==> run a: inputs <==
## bellmanford
module bellmanford (reset, clock, GMAR1, GMDR1, GMAR2, GMDR2, IMAR, IMDR, WMAR1, WMAR2, WMDR1, WMDR2, WMWDR, WMWAR, WMWE, OMAR, OMDR, OMWAR, OMWDR, OMWE, NegCycle, Finish);
Settings: LEC_CHECK=0, CAP_MARGIN=30, CORE_ASPECT_RATIO=1.09, CORE_MARGIN=5, CORE_UTILIZATION=35, GPL_ROUTABILITY_DRIVEN=0, PLACE_DENSITY_LB_ADDON=0.16, SLEW_MARGIN=25, TNS_END_PERCENT=85; clock period 5.0 ns.
run.sh (not shown) runs the stock make flow with config.mk's settings and CLKGATE_MAP_FILE=.
==> run b (differences from run a) <==
CAP_MARGIN = 20   (was 30)
CORE_ASPECT_RATIO = unset   (was 1.09)
CORE_MARGIN = 2   (was 5)
CORE_UTILIZATION = 66   (was 35)
GPL_ROUTABILITY_DRIVEN = unset   (was 0)
PLACE_DENSITY_LB_ADDON = unset   (was 0.16)
SETUP_SLACK_MARGIN = -0.13   (was unset)
SLEW_MARGIN = 20   (was 25)
TNS_END_PERCENT = unset   (was 85)
==> flow/constraint.sdc (replaced) <==
create_clock -name core_clock -period 2.52 [get_ports {clock}]
set_input_delay 0.5040 -clock core_clock [delete_from_list [all_inputs] [get_ports {clock}]]
set_output_delay 0.5040 -clock core_clock [all_outputs]
set_load 0.01 [all_outputs]
==> results <==
metric                                                            run a                              run b
Outcome                                no timing/DRC/antenna violations                     did not finish
Failing step                                                          -  I/O pin placement (3_2_place_iop)
Tally of unique sky130hd cells used after synthesis                  81                                 81
Die outline width                                              265.9 um                           198.6 um
Cell type with the highest aggregate area in the netlist        dfxtp_1                            dfxtp_1
Yosys Chip Area                                            24,990 sq um                       24,990 sq um
Placeable core region                                      70,960 sq um                       37,490 sq um
Number of cell rows                                                 102                                 71
Die Area                                                   76,840 sq um                       39,430 sq um
Mux share                                                        5.838%                             5.838%
Fraction of the mapped netlist area in simple logic gates        11.58%                             11.58%
Sequential area share after synthesis                            53.36%                             53.36%
Floorplan-stage core utilization                                 35.21%                             66.65%
Die Y-Extent                                                   289.0 um                           198.6 um

========
==> inputs of job 5434 <==
Starting RTL as in the previous note.
Settings: LEC_CHECK=0, CAP_MARGIN=20, CORE_MARGIN=2, CORE_UTILIZATION=35, SLEW_MARGIN=20; clock period 4.27 ns.
==> job 3540 (differences from job 5434) <==
Settings changed: CORE_UTILIZATION 35 to 63.
==> flow/constraint.sdc (replaced) <==
create_clock -name core_clock -period 3.41 [get_ports {clock}]
set_input_delay 0.6820 -clock core_clock [delete_from_list [all_inputs] [get_ports {clock}]]
set_output_delay 0.6820 -clock core_clock [all_outputs]
set_load 0.01 [all_outputs]
==> impl_metrics.tcl <==
# metrics dict for downstream scripts
set metrics [dict create \
    clockBufferDepth 3 \
    cp.depth 10 \
    core_um2 70390 \
    antenna_cells 1 \
    cp_slowest_cell "or4_1" \
    p_int_mw 9.620 \
    logic_gate_count 1573 \
    stdcell_area_um2 31220 \
    dp_cells 3532 \
    regArea_um2 13330 \
    status "complete, no violations" \
]
[end of results for job 5434]
==> impl_metrics.tcl <==
# yosys + openroad results
set metrics [dict create \
    core_um2 38920 \
    firstError "[ERROR PPL-0024] Number of IO pins (790) exceeds maximum number of available positions (730). Increase the die perimeter from 812.62um to 1074.40um." \
    fa_ha_area_share_pct 2.614 \
    synth_area_um2 24990 \
    stop_stage "I/O pin placement (3_2_place_iop)" \
    status "aborted with a tool error" \
    common_cells "dfxtp_1, edfxtp_1, nor2_1" \
    xor_area_share_pct 3.856 \
    mux_share_pct 5.838 \
]
[end of results for job 3540]

========
==> inputs of trial 10 <==
bellmanford again, from the RTL that the note above started with.
clock: 5.0 ns
lec_check: 0
cap_margin: 20
core_aspect_ratio: 0.69
core_margin: 7
core_utilization: 40
slew_margin: 20
==> trial 75: changes against trial 10 <==
- ABC_AREA: unset -> 1
- CELL_PAD_IN_SITES_DETAIL_PLACEMENT: unset -> 1
- CELL_PAD_IN_SITES_GLOBAL_PLACEMENT: unset -> 3
- CORE_MARGIN: 7 -> 3
- CTS_CLUSTER_SIZE: unset -> 57
- GPL_ROUTABILITY_DRIVEN: unset -> 0
- GPL_TIMING_DRIVEN: unset -> 0
- HOLD_SLACK_MARGIN: unset -> 0.2
- PLACE_DENSITY: unset -> 0.61
- SETUP_SLACK_MARGIN: unset -> 1.25
- SLEW_MARGIN: 20 -> 35
==> build 72: changes against trial 10 <==
- CORE_ASPECT_RATIO: 0.69 -> unset
- CORE_MARGIN: 7 -> 2
- CORE_UTILIZATION: 40 -> 56
- CTS_CLUSTER_SIZE: unset -> 31
- TNS_END_PERCENT: unset -> 5
==> flow/constraint.sdc (replaced) <==
create_clock -name core_clock -period 2.37 [get_ports {clock}]
set_input_delay 0.4740 -clock core_clock [delete_from_list [all_inputs] [get_ports {clock}]]
set_output_delay 0.4740 -clock core_clock [all_outputs]
set_load 0.01 [all_outputs]
==> out/metrics.cfg <==
[outcome]
status = no timing/DRC/antenna violations

[drt]
dr.pass1.iters = 7
drc_errors = 0
topRoutingLayerUsed = met4

[pwr]
p_leak_nw = 11.1
clk-power_w = 0.00440

[grt]
antenna_found_initial = 2
grt_pass1_wl_mm = 121

[hold_path]
worst_hold_path.num_cells = 0

[setup_path]
worstSetupPathType = flop to flop

[die]
fp_util = 0.408

[placed_design]
dp_hpwl_mm = 60.0

[cells_and_area]
inverters_excl_clock = 56

# the run above: trial 10

==> out/metrics.cfg <==
[die]
fp_util = 0.566
row_count = 77
die_h_um = 215

[logic_synthesis]
area_leaders = dfxtp_1, edfxtp_1, mux2_2
ys_cells = 2357
syn_inst = 2357
yosysWarnings = 3
xor_share = 0.0386
ys_chip_area_mm2 = 0.0250
ys_sh_aoi = 0.154
top_cell_area_share = 0.288
ys_top_cells_by_count = dfxtp_1, edfxtp_1, nor2_1

[outcome]
error = [ERROR PPL-0024] Number of IO pins (790) exceeds maximum number of available positions (772). Increase the die perimeter from 860.94um to 1074.40um.
stop_stage = I/O pin placement (3_2_place_iop)
status = did not finish

# the run above: build 72

==> out/metrics.cfg <==
[outcome]
status = did not finish
stop_stage = global placement (3_3_place_gp)
error = [ERROR GPL-0301] Utilization 102.772 % exceeds 100%.

[logic_synthesis]
most_common_cell = nand2_1
syn_inst = 3110
ys_chip_area_mm2 = 0.0259
synth_area_per_cell_um2 = 8.34
netlist_area_mm2 = 0.0259
xor_share = 0.0206
ys_seq_share = 0.514
yosysWarnings = 3

[die]
num_io_pins = 790
dieArea_mm2 = 0.0680
fp_util = 0.410
die-width_um = 313

# the run above: trial 75

